==> flow/design.v (excerpt) <==
module arm7_execute (
	input             clk,
	input      [31:0] instr_i,   
	input      [31:0] rn_i,      
	input      [31:0] rd_i,      
	input      [31:0] rs_i,      
	input      [31:0] rm_i,      
	input      [31:0] pc_i,      
	input      [3:0]  nzcv_i,    
	output reg [31:0] result_o,
	output reg [3:0]  nzcv_o,
	output reg        wb_o,
	output reg        exec_o
);
Size in the first run: roughly 240 I/O pins.
==> flow/config.mk <==
export PLATFORM = sky130hd
export DESIGN_NAME = arm7_execute
export DESIGN_NICKNAME = arm7_execute
export VERILOG_FILES = /design/flow/design.v
export SDC_FILE = /design/flow/constraint.sdc
export NUM_CORES = 4
export LEC_CHECK = 0
export CAP_MARGIN = 20
export CORE_MARGIN = 2
export CORE_UTILIZATION = 40
export SLEW_MARGIN = 20
==> flow/constraint.sdc <==
create_clock -name core_clock -period 13.0 [get_ports {clk}]
set_input_delay 2.6000 -clock core_clock [delete_from_list [all_inputs] [get_ports {clk}]]
set_output_delay 2.6000 -clock core_clock [all_outputs]
set_load 0.01 [all_outputs]
run.sh (not shown) runs the stock make flow with config.mk's settings and CLKGATE_MAP_FILE=.
The first run completed with no timing, DRC or antenna violations.
Next try:
Settings changed: CORE_UTILIZATION 40 to 44.
Clock period 13.0 ns to 10.4 ns, I/O delays scaled along.
Result:
- Now the flow finished with negative setup slack left
- first-iteration DRC count is higher by 2.2%
- global-route usage grows by 5.5 points
Next try:
Settings changed: CORE_UTILIZATION 44 to 58, HOLD_SLACK_MARGIN from default to 0.3, SETUP_SLACK_MARGIN from default to -0.73.
Clock period 10.4 ns to 9.45 ns, I/O delays scaled along.
What happened:
- Now the flow reached the layout checks and failed them: max-capacitance violations, max-slew violations, negative setup slack
- design area came out higher slightly
- sequential share of layout area barely changes
- clock skew came out higher by 0.030 ns
- final cell count came out lower slightly
- synthesized area does not change
- utilization came out higher by 19 points
- global-route usage came out higher by 14 points
- first-iteration DRC count came out higher by well over a third
- fmax came out lower by a few percent
Next try:
Settings changed: CORE_UTILIZATION 58 to 40, HOLD_SLACK_MARGIN 0.3 to default, SETUP_SLACK_MARGIN -0.73 to default.
Clock period 9.45 ns to 12.6 ns, I/O delays scaled along.
What happened: The changed run finished clean. Register-to-register slack improved by 3.1 ns. Via count decreases by about 14%. Global-route usage drops by 18 points. Non-clock buffer count decreases by 701. Wire length came out lower by about 5%. Synthesized cell count stays the same. Final cell count drops by 3.6%. Worst hold slack is worse by 0.033 ns.
Next try:
Settings changed: CORE_UTILIZATION 40 to 59, PLACE_DENSITY_LB_ADDON from default to 0.0.
Clock period 12.6 ns to 11.5 ns, I/O delays scaled along.
Effect:
- The new run failed in global routing (5_1_grt)
- synthesized cell count is unchanged
- area after synthesis does not change
- die area decreases by about 30%

* * *

arm7_execute again, from the RTL that the note above started with.
## arm7_execute
module arm7_execute (
	input             clk,
	input      [31:0] instr_i,   
	input      [31:0] rn_i,      
	input      [31:0] rd_i,      
	input      [31:0] rs_i,      
	input      [31:0] rm_i,      
	input      [31:0] pc_i,      
	input      [3:0]  nzcv_i,    
	output reg [31:0] result_o,
	output reg [3:0]  nzcv_o,
	output reg        wb_o,
	output reg        exec_o
);
==> flow/config.mk <==
export PLATFORM = sky130hd
export DESIGN_NAME = arm7_execute
export DESIGN_NICKNAME = arm7_execute
export VERILOG_FILES = /design/flow/design.v
export SDC_FILE = /design/flow/constraint.sdc
export NUM_CORES = 4
export LEC_CHECK = 0
export CAP_MARGIN = 20
export CELL_PAD_IN_SITES_DETAIL_PLACEMENT = 1
export CELL_PAD_IN_SITES_GLOBAL_PLACEMENT = 1
export CORE_ASPECT_RATIO = 0.84
export CORE_MARGIN = 7
export CORE_UTILIZATION = 61
export CTS_CLUSTER_DIAMETER = 111
export HOLD_SLACK_MARGIN = -0.03
export MIN_ROUTING_LAYER = met2
export PLACE_DENSITY = 0.79
export SETUP_SLACK_MARGIN = 1.18
export SLEW_MARGIN = 15
export TNS_END_PERCENT = 25
==> flow/constraint.sdc <==
create_clock -name core_clock -period 13.0 [get_ports {clk}]
set_input_delay 2.6000 -clock core_clock [delete_from_list [all_inputs] [get_ports {clk}]]
set_output_delay 2.6000 -clock core_clock [all_outputs]
set_load 0.01 [all_outputs]
The first run stopped in clock tree synthesis with DPL-0033.
Change:
Settings changed: CAP_MARGIN 20 to 0, CELL_PAD_IN_SITES_DETAIL_PLACEMENT 1 to not set, CELL_PAD_IN_SITES_GLOBAL_PLACEMENT 1 to 2, CORE_ASPECT_RATIO 0.84 to not set, CORE_MARGIN 7 to 9, CORE_UTILIZATION 61 to 37, CTS_CLUSTER_DIAMETER 111 to 194, GPL_ROUTABILITY_DRIVEN set to 0, GPL_TIMING_DRIVEN set to 1, HOLD_SLACK_MARGIN -0.03 to not set, MIN_ROUTING_LAYER met2 to not set, PLACE_DENSITY 0.79 to not set, SETUP_SLACK_MARGIN 1.18 to not set, SLEW_MARGIN 15 to 30, TNS_END_PERCENT 25 to 60.
Clock period 13.0 ns to 13.5 ns, I/O delays scaled along.
=> This time the run finished clean. Die area went up by well over a third. Synthesized area does not change. Synthesized cell count is unchanged.
Change:
Settings changed: CAP_MARGIN 0 to 20, CELL_PAD_IN_SITES_GLOBAL_PLACEMENT 2 to not set, CORE_MARGIN 9 to 2, CORE_UTILIZATION 37 to 56, CTS_CLUSTER_DIAMETER 194 to not set, GPL_ROUTABILITY_DRIVEN 0 to not set, GPL_TIMING_DRIVEN 1 to not set, SETUP_SLACK_MARGIN set to -0.74, SLEW_MARGIN 30 to 20, TNS_END_PERCENT 60 to not set.
Clock period 13.5 ns to 9.59 ns, I/O delays scaled along.
Result: The new run ran to the end with violations: negative setup slack; maximum frequency climbs by roughly a tenth; area after synthesis does not change; wire length is lower slightly; first-iteration DRC count increases by well over a third; worst hold slack degrades by 0.010 ns; cell count rose by a few percent; core utilization grows by 33 points; synthesized cell count does not change.
Change:
Settings changed: ABC_AREA set to 1, CTS_CLUSTER_DIAMETER set to 59, CTS_CLUSTER_SIZE set to 49, GPL_ROUTABILITY_DRIVEN set to 0, GPL_TIMING_DRIVEN set to 1, HOLD_SLACK_MARGIN set to 0.29, PLACE_DENSITY_LB_ADDON set to 0.12, SETUP_SLACK_MARGIN -0.74 to -0.6, TNS_END_PERCENT set to 60.
Clock period 9.59 ns to 13.8 ns, I/O delays scaled along.
The changed run completed without violations.
Via count decreases by 2.1%.
Final area shrinks by 15%.
Count of clock-buffer cells in the layout falls by 5.
Wire length goes down by 12%.
Sequential cell count stays the same.
Change:
Settings changed: ABC_AREA 1 to not set, CTS_CLUSTER_DIAMETER 59 to not set, CTS_CLUSTER_SIZE 49 to not set, GPL_ROUTABILITY_DRIVEN 0 to not set, GPL_TIMING_DRIVEN 1 to not set, HOLD_SLACK_MARGIN 0.29 to not set, PLACE_DENSITY_LB_ADDON 0.12 to not set, SETUP_SLACK_MARGIN -0.6 to -1.01, TNS_END_PERCENT 60 to not set.
Clock period 13.8 ns to 10.1 ns, I/O delays scaled along.
This time the run finished but failed the layout checks on negative setup slack.
Register-to-register slack loses 3.2 ns.
Routed wire length rose by about a fifth.
Final cell count is lower by roughly a tenth.
Worst setup slack is worse by 3.2 ns.
Count of clock-buffer cells in the layout climbs by 8.
Cell area is higher by about a fifth.
Change:
Settings changed: CELL_PAD_IN_SITES_DETAIL_PLACEMENT set to 1, CELL_PAD_IN_SITES_GLOBAL_PLACEMENT set to 1, CORE_MARGIN 2 to 7, CORE_UTILIZATION 56 to 61, PLACE_DENSITY set to 0.79, SETUP_SLACK_MARGIN -1.01 to not set, SLEW_MARGIN 20 to 15.
Clock period 10.1 ns to 13.0 ns, I/O delays scaled along.
Effect: Now the flow aborted during global routing, error GRT-0116. Area after synthesis stays the same. Die size shrinks by 1.2%. Synthesized cell count is unchanged.

* * *

## P
arm7_execute again, from the RTL that the note above started with.
clock: 7.95 ns
lec_check: 0
cap_margin: 20
core_margin: 2
core_utilization: 44
slew_margin: 20
Nothing crashed in P and all stages finished; the problem is that the final layout failed, the offending checks being negative setup slack.
Here is what was changed in the inputs of Q compared with P.
# P
export LEC_CHECK = 0
export CAP_MARGIN = 20
export CORE_MARGIN = 2
export CORE_UTILIZATION = 44
export SLEW_MARGIN = 20
create_clock -name core_clock -period 7.95 [get_ports {clk}]
# Q
export LEC_CHECK = 0
export CAP_MARGIN = 20
export CORE_MARGIN = 2
export CORE_UTILIZATION = 60
export CTS_CLUSTER_DIAMETER = 275
export CTS_CLUSTER_SIZE = 97
export PLACE_DENSITY = 0.37
export SLEW_MARGIN = 20
create_clock -name core_clock -period 10.9 [get_ports {clk}]
Re starting density of the core: Q is 16 points up on P.
Compared with P, Q shows total half-perimeter wirelength after legalization and detailed placement that has gone down by more than 10%.
Q against P: die area moved down; die boundary width lower; chip area estimate from yosys synthesis saw little to no change.
Q: quantity of gates resized following cts is 237 lower than what P reported.
Q: GRT-0232 in 5_1_grt -> run aborted
## Diff of input files: R against Q
# Q
export LEC_CHECK = 0
export CAP_MARGIN = 20
export CORE_MARGIN = 2
export CORE_UTILIZATION = 60
export CTS_CLUSTER_DIAMETER = 275
export CTS_CLUSTER_SIZE = 97
export PLACE_DENSITY = 0.37
export SLEW_MARGIN = 20
create_clock -name core_clock -period 10.9 [get_ports {clk}]
# R
export LEC_CHECK = 0
export CAP_MARGIN = 20
export CORE_MARGIN = 2
export CORE_UTILIZATION = 70
export CTS_CLUSTER_DIAMETER = 374
export CTS_CLUSTER_SIZE = 40
export SLEW_MARGIN = 20
create_clock -name core_clock -period 6.93 [get_ports {clk}]
## What came out
Changes observed in R relative to Q: post-synthesis sequential area ratio held, simple logic cell fraction of the synthesized area held. Q -> R: synthesized cell count delta 0, exact match. R is listed as incomplete: the tool reported an error in 3_5_place_dp and the run ended there. Die span in x on R is down relative to Q. Cell total in the yosys stat output: Q vs R — no meaningful difference. Die extent in y was lower in R than in Q. The die area in R sits about 14% below the value recorded for Q. Between Q and R, the number of enable-type register cells in the synthesized netlist does not differ in any meaningful way.
#### Input delta (S over R)
# R
export LEC_CHECK = 0
export CAP_MARGIN = 20
export CORE_MARGIN = 2
export CORE_UTILIZATION = 70
export CTS_CLUSTER_DIAMETER = 374
export CTS_CLUSTER_SIZE = 40
export SLEW_MARGIN = 20
create_clock -name core_clock -period 6.93 [get_ports {clk}]
# S
export LEC_CHECK = 0
export CAP_MARGIN = 20
export CORE_MARGIN = 2
export CORE_UTILIZATION = 59
export SLEW_MARGIN = 20
create_clock -name core_clock -period 7.03 [get_ports {clk}]
## What came out
S never completed, since it errored out during 5_1_grt.
The xor and xnor fraction of the mapped netlist area of S and that of R are within noise of each other.
Changes observed in S relative to R: area of the die has increased; last weighted congestion value of the routability-driven placer down 0.23; area of the placeable core +20%; vertical die dimension grew by 22 µm.
## Diff of input files: T against S
# S
export LEC_CHECK = 0
export CAP_MARGIN = 20
export CORE_MARGIN = 2
export CORE_UTILIZATION = 59
export SLEW_MARGIN = 20
create_clock -name core_clock -period 7.03 [get_ports {clk}]
# T
export LEC_CHECK = 0
export CAP_MARGIN = 20
export CORE_MARGIN = 2
export CORE_UTILIZATION = 61
export HOLD_SLACK_MARGIN = 0.3
export SETUP_SLACK_MARGIN = -0.69
export SLEW_MARGIN = 20
create_clock -name core_clock -period 10.1 [get_ports {clk}]
Findings:
- For T, the flow was terminated by a tool error in 5_1_grt and produced no final design.
- S and T ended up with nearly the same synthesized area.
- Diff S -> T | weighted congestion at the end of routability-driven global placement | increase of 1.5%
- S -> T: post-cts resize count decreased by more than half
- From S to T, fraction of the mapped netlist area in adder cells did not move at all.
- From S to T, maximum buffer depth of the clock tree did not move at all.
- STATUS sum of net half-perimeters after detailed placement: T wins against S
- When the final numbers for S and T were put side by side, the core footprint turned out to be smaller in T.
- Reported for S and T, synthesized cell count turned out identical to the last digit.
